==> build 42 <==
## top
module top(input clk, rst, ball_speed, serve_type, angle, bat_size, restart, start, en_color, auto, hard_mode, input[3:0] mode, max_score, input[8:0] adc, output sel, size, output sound, output [9:0] RED, GRN, BLU, output HSYNC, VSYNC, px_clk, blank);
make LEC_CHECK=0 ABC_AREA=1 CAP_MARGIN=5 CELL_PAD_IN_SITES_DETAIL_PLACEMENT=0 CELL_PAD_IN_SITES_GLOBAL_PLACEMENT=2 CORE_MARGIN=2 CORE_UTILIZATION=22 CTS_CLUSTER_SIZE=70 GPL_TIMING_DRIVEN=0 HOLD_SLACK_MARGIN=0.19 MAX_ROUTING_LAYER=met5 PLACE_DENSITY_LB_ADDON=0.05 SETUP_SLACK_MARGIN=1.23 SLEW_MARGIN=35 TNS_END_PERCENT=20 finish   # period 13.3 ns
run.sh (not shown) runs the stock make flow with config.mk's settings and CLKGATE_MAP_FILE=.
==> inputs of build 98, as changes to build 42 <==
==> flow/config.mk (replaced) <==
export PLATFORM = sky130hd
export DESIGN_NAME = top
export DESIGN_NICKNAME = top
export VERILOG_FILES = /design/flow/design.v
export SDC_FILE = /design/flow/constraint.sdc
export NUM_CORES = 4
export LEC_CHECK = 0
export ABC_AREA = 1
export CAP_MARGIN = 20
export CORE_ASPECT_RATIO = 0.9
export CORE_MARGIN = 2
export CORE_UTILIZATION = 56
export HOLD_SLACK_MARGIN = -0.01
export PLACE_DENSITY = 0.6
export SLEW_MARGIN = 35
export TNS_END_PERCENT = 25
==> flow/constraint.sdc (replaced) <==
create_clock -name core_clock -period 7.07 [get_ports {clk}]
set_input_delay 1.4140 -clock core_clock [delete_from_list [all_inputs] [get_ports {clk}]]
set_output_delay 1.4140 -clock core_clock [all_outputs]
set_load 0.01 [all_outputs]
==> inputs of build 7, as changes to build 42 <==
==> flow/config.mk (replaced) <==
export PLATFORM = sky130hd
export DESIGN_NAME = top
export DESIGN_NICKNAME = top
export VERILOG_FILES = /design/flow/design.v
export SDC_FILE = /design/flow/constraint.sdc
export NUM_CORES = 4
export LEC_CHECK = 0
export CAP_MARGIN = 20
export CORE_MARGIN = 2
export CORE_UTILIZATION = 66
export CTS_CLUSTER_SIZE = 82
export SETUP_SLACK_MARGIN = 1.3
export SLEW_MARGIN = 20
==> flow/constraint.sdc (replaced) <==
create_clock -name core_clock -period 4.78 [get_ports {clk}]
set_input_delay 0.9560 -clock core_clock [delete_from_list [all_inputs] [get_ports {clk}]]
set_output_delay 0.9560 -clock core_clock [all_outputs]
set_load 0.01 [all_outputs]
==> comparison <==
Build 7 never finished: it broke off in global routing on ODB-0269. Build 42 completed without violations. Build 98 went through all stages and came out clean.
Of build 98 and build 42, build 42 has the higher wire length (gap 20%, measured against build 42).
Critical path depth: build 42 is higher than build 98 (10).
Between build 98 and build 42, the lower worst hold slack is in build 42 (gap 0.017 ns).
Between build 7 and build 42, the lower synthesized cell count is in build 7 (gap about 7%, measured against build 42).
Via count: build 42 is smaller than build 98 (about 5.6%).
In build 7 the area after synthesis is higher than in build 98, by 8.7%.
The highest die size belongs to build 42, the lowest to build 7.
Of build 98 and build 42, build 98 has the higher sequential share of layout area (gap 0.079 points).
Of build 42 and build 98, build 98 has the higher power (gap about 43%, measured against build 98).

==> v18: inputs <==
Starting RTL as in the previous note.
// top
module top(input clk, rst, ball_speed, serve_type, angle, bat_size, restart, start, en_color, auto, hard_mode, input[3:0] mode, max_score, input[8:0] adc, output sel, size, output sound, output [9:0] RED, GRN, BLU, output HSYNC, VSYNC, px_clk, blank);
    wire [9:0] x, y, p1_y, p2_y, bx, by;
    reg [9:0] p2_y_ff;
    wire px_data_out;
    wire [29:0] px_data_in;
    wire [4:0] score1, score2;
    wire p1_win, p2_win, turn, start_state, hit, wall, goal;
    wire p2p, p2m, xh, yh;
    wire [1:0] game_mode;
    reg[1:0] mode_in, score_in;
    wire [9:0] ap2_y, pp2_y;
    assign blank = 1'b1;
    assign size = bat_size;
    assign p2_y = p2_y_ff;
    always @(posedge clk) begin
        if(auto) p2_y_ff <= ap2_y;
        else p2_y_ff <= pp2_y;
    end
    always @(posedge clk or posedge rst) begin
        if(rst) begin
            mode_in <= 2'b00;
            score_in <= 2'b00;
        end else begin
        if(mode[0]) mode_in <= 2'b00;
        if(mode[1]) mode_in <= 2'b01;
        if(mode[2]) mode_in <= 2'b10;
        if(mode[3]) mode_in <= 2'b11;
        if(max_score[0]) score_in <= 2'b00;
        if(max_score[1]) score_in <= 2'b01;
        if(max_score[2]) score_in <= 2'b10;
        if(max_score[3]) score_in <= 2'b11;
        end
    end
    paddle_controller pctrl(clk, rst, p2p, p2m, bat_size, ap2_y);
    heading_detect heading_detect(clk, rst, bx, by, xh, yh);
    auto_player auto_player(clk, rst, auto, turn, hit, wall, start_state, hard_mode, xh, yh, game_mode, bx, by, ap2_y, p2p, p2m);
  ...
clock: 8.67 ns
lec_check: 0
abc_area: 1
cap_margin: 20
core_margin: 2
core_utilization: 62
cts_cluster_diameter: 24
cts_cluster_size: 48
gpl_routability_driven: 0
min_routing_layer: met2
place_density: 0.61
setup_slack_margin: 1.4
slew_margin: 20
==> v19: changes against v18 <==
==> flow/config.mk (replaced) <==
export PLATFORM = sky130hd
export DESIGN_NAME = top
export DESIGN_NICKNAME = top
export VERILOG_FILES = /design/flow/design.v
export SDC_FILE = /design/flow/constraint.sdc
export NUM_CORES = 4
export LEC_CHECK = 0
export ABC_AREA = 0
export CAP_MARGIN = 25
export CORE_MARGIN = 2
export CORE_UTILIZATION = 61
export SETUP_SLACK_MARGIN = -0.34
export SLEW_MARGIN = 20
export TNS_END_PERCENT = 35
==> flow/constraint.sdc (replaced) <==
create_clock -name core_clock -period 5.56 [get_ports {clk}]
set_input_delay 1.1120 -clock core_clock [delete_from_list [all_inputs] [get_ports {clk}]]
set_output_delay 1.1120 -clock core_clock [all_outputs]
set_load 0.01 [all_outputs]
==> v13: changes against v18 <==
==> flow/config.mk (replaced) <==
export PLATFORM = sky130hd
export DESIGN_NAME = top
export DESIGN_NICKNAME = top
export VERILOG_FILES = /design/flow/design.v
export SDC_FILE = /design/flow/constraint.sdc
export NUM_CORES = 4
export LEC_CHECK = 0
export ABC_AREA = 1
export CAP_MARGIN = 20
export CORE_MARGIN = 2
export CORE_UTILIZATION = 40
export PLACE_DENSITY = 0.6
export SLEW_MARGIN = 20
==> flow/constraint.sdc (replaced) <==
create_clock -name core_clock -period 8.61 [get_ports {clk}]
set_input_delay 1.7220 -clock core_clock [delete_from_list [all_inputs] [get_ports {clk}]]
set_output_delay 1.7220 -clock core_clock [all_outputs]
set_load 0.01 [all_outputs]
==> qor summary <==
item	v18	v13	v19
Cell Count, Final, Fillers Out	-	9039	8449
Multi-input gate share of the layout cell area	-	73.1%	74.0%
Mean instance size in the synthesized netlist	6.35 um^2	6.35 um^2	7.43 um^2
Clock network power	-	1.11 mW	1.76 mW
Met1 routed wirelength after detailed routing	-	76.0 mm	77.8 mm
CP required	-	9040 ps	6030 ps
Total Neg Setup Slack	-	0 ps	-232 ps
Clk_buf instances	-	30	34
Sequential share of the synthesized area	10.9%	10.9%	9.98%
XOR/XNOR Fraction of Synth Area	6.09%	6.09%	5.40%
Signal buffers share of area	-	2.21%	10.1%
Area share of the largest cell type after synthesis	22.9%	22.9%	21.1%
Total antenna diodes in the routed design	-	2	5
Origin of the critical flop-to-flop path	-	vga_controller.hcount_ff[7]$_DFFE_PP0N_	vga_controller.hcount_ff[6]$_DFFE_PP0N_
Sequential cell area	-	0.00513 mm^2	0.00514 mm^2
Tightest hold margin	-	440 ps	437 ps
Post-synthesis cell count from yosys	7446	7446	6914
Post-layout worst setup margin	-	589 ps	-232 ps
Largest contributor to cell area by class	-	multi-input combinational cells	multi-input combinational cells
Status	did not finish	timing/DRC/antenna clean	complete, but fails checks
Failing step	global routing (5_1_grt)	-	-
Layout check failures	-	-	setup timing
Count of final max-slew check failures	-	0	0

==> run a <==
top again, from the RTL that the note above started with.
clock: 13.3 ns
lec_check: 0
abc_area: 1
cap_margin: 30
cell_pad_in_sites_detail_placement: 0
cell_pad_in_sites_global_placement: 2
core_margin: 9
core_utilization: 22
cts_cluster_size: 70
gpl_timing_driven: 0
hold_slack_margin: 0.19
max_routing_layer: met5
place_density_lb_addon: 0.07
setup_slack_margin: 1.23
slew_margin: 35
tns_end_percent: 20
==> run b: changes against run a <==
Settings changed: ABC_AREA 1 to not set, CAP_MARGIN 30 to 20, CELL_PAD_IN_SITES_DETAIL_PLACEMENT 0 to not set, CELL_PAD_IN_SITES_GLOBAL_PLACEMENT 2 to not set, CORE_MARGIN 9 to 2, CORE_UTILIZATION 22 to 65, CTS_CLUSTER_SIZE 70 to not set, GPL_TIMING_DRIVEN 0 to not set, HOLD_SLACK_MARGIN 0.19 to not set, MAX_ROUTING_LAYER met5 to not set, PLACE_DENSITY_LB_ADDON 0.07 to not set, SETUP_SLACK_MARGIN 1.23 to 1.3, SLEW_MARGIN 35 to 20, TNS_END_PERCENT 20 to not set.
==> flow/constraint.sdc (replaced) <==
create_clock -name core_clock -period 5.18 [get_ports {clk}]
set_input_delay 1.0360 -clock core_clock [delete_from_list [all_inputs] [get_ports {clk}]]
set_output_delay 1.0360 -clock core_clock [all_outputs]
set_load 0.01 [all_outputs]
==> results <==
- Run a produced a clean layout. Run b completed, yet does not pass: negative setup slack.
- Routed wire length: run a is smaller than run b (about 8%).
- Of run b and run a, run a has the higher die area (gap about 65%, measured against run a).
- In sequential cell count, run a and run b do not differ.
- The sequential power of run b is 2.7 times that of run a.

==> build 63: inputs <==
top again, from the RTL that the note above started with.
Design top, start of the top module:
module top(input clk, rst, ball_speed, serve_type, angle, bat_size, restart, start, en_color, auto, hard_mode, input[3:0] mode, max_score, input[8:0] adc, output sel, size, output sound, output [9:0] RED, GRN, BLU, output HSYNC, VSYNC, px_clk, blank);
make LEC_CHECK=0 ABC_AREA=1 CAP_MARGIN=30 CORE_MARGIN=2 CORE_UTILIZATION=72 CTS_CLUSTER_SIZE=71 PLACE_DENSITY_LB_ADDON=0.06 SETUP_SLACK_MARGIN=0.74 SLEW_MARGIN=10 TNS_END_PERCENT=35 finish   # period 2.5 ns
==> inputs of trial 43, as changes to build 63 <==
- CAP_MARGIN: 30 -> 20
- CTS_CLUSTER_SIZE: 71 -> unset
- PLACE_DENSITY: unset -> 0.6
- PLACE_DENSITY_LB_ADDON: 0.06 -> unset
- SETUP_SLACK_MARGIN: 0.74 -> unset
- SLEW_MARGIN: 10 -> 20
- TNS_END_PERCENT: 35 -> unset
==> flow/constraint.sdc (replaced) <==
create_clock -name core_clock -period 14.0 [get_ports {clk}]
set_input_delay 2.8000 -clock core_clock [delete_from_list [all_inputs] [get_ports {clk}]]
set_output_delay 2.8000 -clock core_clock [all_outputs]
set_load 0.01 [all_outputs]
==> inputs of trial 47, as changes to build 63 <==
- ABC_AREA: 1 -> unset
- CAP_MARGIN: 30 -> 20
- CORE_UTILIZATION: 72 -> 57
- CTS_CLUSTER_SIZE: 71 -> 62
- PLACE_DENSITY_LB_ADDON: 0.06 -> unset
- SETUP_SLACK_MARGIN: 0.74 -> 1.85
- SLEW_MARGIN: 10 -> 20
- TNS_END_PERCENT: 35 -> unset
==> flow/constraint.sdc (replaced) <==
create_clock -name core_clock -period 6.91 [get_ports {clk}]
set_input_delay 1.3820 -clock core_clock [delete_from_list [all_inputs] [get_ports {clk}]]
set_output_delay 1.3820 -clock core_clock [all_outputs]
set_load 0.01 [all_outputs]
==> inputs of trial 40, as changes to build 63 <==
- CAP_MARGIN: 30 -> 20
- CORE_UTILIZATION: 72 -> 40
- CTS_CLUSTER_SIZE: 71 -> unset
- PLACE_DENSITY: unset -> 0.6
- PLACE_DENSITY_LB_ADDON: 0.06 -> unset
- SETUP_SLACK_MARGIN: 0.74 -> unset
- SLEW_MARGIN: 10 -> 20
- TNS_END_PERCENT: 35 -> unset
==> flow/constraint.sdc (replaced) <==
create_clock -name core_clock -period 10.0 [get_ports {clk}]
set_input_delay 2.0000 -clock core_clock [delete_from_list [all_inputs] [get_ports {clk}]]
set_output_delay 2.0000 -clock core_clock [all_outputs]
set_load 0.01 [all_outputs]
==> results <==
quantity                                             trial 47        trial 40        trial 43                   build 63
Status                                         finished clean  finished clean  finished clean  aborted with a tool error
Stage where the flow stopped                                -               -               -         detailed placement
Nets@finish                                              8150            8361            8350                          -
Sequential cell count                                     205             205             205                          -
Element type at the critical path end                    flop            flop            flop                          -
Area after detailed placement                      54100 um^2      49500 um^2      48600 um^2                          -
Xor-xnor portion of the synthesized cell area           5.40%           6.09%           6.09%                      6.09%
Worst Hold Depth                                            0               0               0                          -
Power drawn by the combinational cells                1.64 mW         1.11 mW        0.844 mW                          -
Clk network pwr share                                   28.5%           32.6%           28.8%                          -
Total leakage power                                   26.3 nW         25.7 nW         25.6 nW                          -
Top-area cell share                                     21.1%           22.9%           22.9%                      22.9%
Adders+Majority by Area                                 21.8%           23.4%           23.4%                      23.4%
Kind of path behind the tightest hold check      flop to flop    flop to flop    flop to flop                          -
Global Route met1 Usage                                 51.8%           36.5%           55.1%                          -
Effective utilization at floorplan                      57.3%           40.2%           73.0%                      73.0%
Cell-internal power                                   2.78 mW         1.96 mW         1.31 mW                          -

==> inputs of job 3406 <==
top again, from the RTL that the note above started with.
clock: 5.56 ns
lec_check: 0
abc_area: 1
cap_margin: 25
core_margin: 10
core_utilization: 37
cts_cluster_diameter: 211
cts_cluster_size: 71
place_density: 0.95
setup_slack_margin: -0.2
slew_margin: 0
tns_end_percent: 35
==> inputs of job 9829, as changes to job 3406 <==
Settings changed: CAP_MARGIN 25 to 20, CORE_MARGIN 10 to 2, CORE_UTILIZATION 37 to 72, CTS_CLUSTER_DIAMETER 211 to default, CTS_CLUSTER_SIZE 71 to default, PLACE_DENSITY 0.95 to 0.39, SETUP_SLACK_MARGIN -0.2 to 1.86, SLEW_MARGIN 0 to 20, TNS_END_PERCENT 35 to default.
==> flow/constraint.sdc (replaced) <==
create_clock -name core_clock -period 8.68 [get_ports {clk}]
set_input_delay 1.7360 -clock core_clock [delete_from_list [all_inputs] [get_ports {clk}]]
set_output_delay 1.7360 -clock core_clock [all_outputs]
set_load 0.01 [all_outputs]
==> inputs of job 7773, as changes to job 3406 <==
Settings changed: CAP_MARGIN 25 to 35, CELL_PAD_IN_SITES_DETAIL_PLACEMENT from default to 0, CELL_PAD_IN_SITES_GLOBAL_PLACEMENT from default to 2, CORE_ASPECT_RATIO from default to 0.65, CORE_MARGIN 10 to 7, CTS_CLUSTER_DIAMETER 211 to default, CTS_CLUSTER_SIZE 71 to default, GPL_ROUTABILITY_DRIVEN from default to 1, GPL_TIMING_DRIVEN from default to 0, PLACE_DENSITY 0.95 to 0.77, SETUP_SLACK_MARGIN -0.2 to 1.15, SLEW_MARGIN 0 to 20.
==> inputs of job 7064, as changes to job 3406 <==
Settings changed: ABC_AREA 1 to 0, CORE_MARGIN 10 to 2, CORE_UTILIZATION 37 to 69, CTS_CLUSTER_DIAMETER 211 to default, CTS_CLUSTER_SIZE 71 to default, PLACE_DENSITY 0.95 to default, SETUP_SLACK_MARGIN -0.2 to -0.34, SLEW_MARGIN 0 to 20, TNS_END_PERCENT 35 to 100.
==> flow/constraint.sdc (replaced) <==
create_clock -name core_clock -period 5.29 [get_ports {clk}]
set_input_delay 1.0580 -clock core_clock [delete_from_list [all_inputs] [get_ports {clk}]]
set_output_delay 1.0580 -clock core_clock [all_outputs]
set_load 0.01 [all_outputs]
==> results <==
| metric | job 7064 | job 3406 | job 7773 | job 9829 |
|---|---|---|---|---|
| Run status | finished with violations | stopped before the end | finished with violations | complete, no violations |
| Last stage reached | - | global routing (5_1_grt) | - | - |
| Reasons for failing layout checks | setup timing | - | setup timing | - |
| Area overhead of the layout relative to synthesis | 15.7% | - | 17.9% | 10.0% |
| Switching power share of the total | 0.387 | - | 0.417 | 0.418 |
| Number of rows created at floorplan | 100 | 131 | 105 | 93 |
| Pwr top | combinational cells | - | combinational cells | combinational cells |
| DRC violation total after the first TritonRoute iteration | 8693 | - | 5584 | 7647 |
| Critical Path Sink Type | register | - | register | register |
| Worst R2R End | video_encoder.px_data_ff | - | video_encoder.px_data_ff | video_encoder.px_data_ff |
| Clock network fraction of total power | 0.281 | - | 0.291 | 0.279 |
| NumNets Final | 8413 | - | 8679 | 8497 |
| Hold Crit Endpoint | game_controller.start_state_ff | - | heading_detect.x_ff[5] | game_controller.start_state_ff |
| Final WS setup | -0.404 ns | - | -1.49 ns | 2.00 ns |
| Effective utilization at floorplan | 0.693 | 0.372 | 0.374 | 0.730 |
| Data required time at the worst endpoint | 5.76 ns | - | 6.07 ns | 9.16 ns |
| Post-Layout Inst Area | 0.0594 mm^2 | - | 0.0557 mm^2 | 0.0520 mm^2 |
| Area reported by Yosys stat | 0.0514 mm^2 | 0.0473 mm^2 | 0.0473 mm^2 | 0.0473 mm^2 |
| CP Buf/Inv Count | 8 | - | 5 | 2 |
| Non-clock buffering overhead in the final layout | 0.120 | - | 0.0619 | 0.0390 |
| DRT antenna net count | 0 | - | 0 | 0 |
| Worst slack, placed | -0.422 ns | -0.867 ns | -4.02 ns | 0.764 ns |
| Critical path's most frequent cell | sky130_fd_sc_hd__buf_4 | - | sky130_fd_sc_hd__nand2_2 | sky130_fd_sc_hd__nand2_1 |
| Worst vdd rail ir drop | 0.000342 V | - | 0.000247 V | 0.000299 V |
Power is estimated from default activity; no workload was simulated.
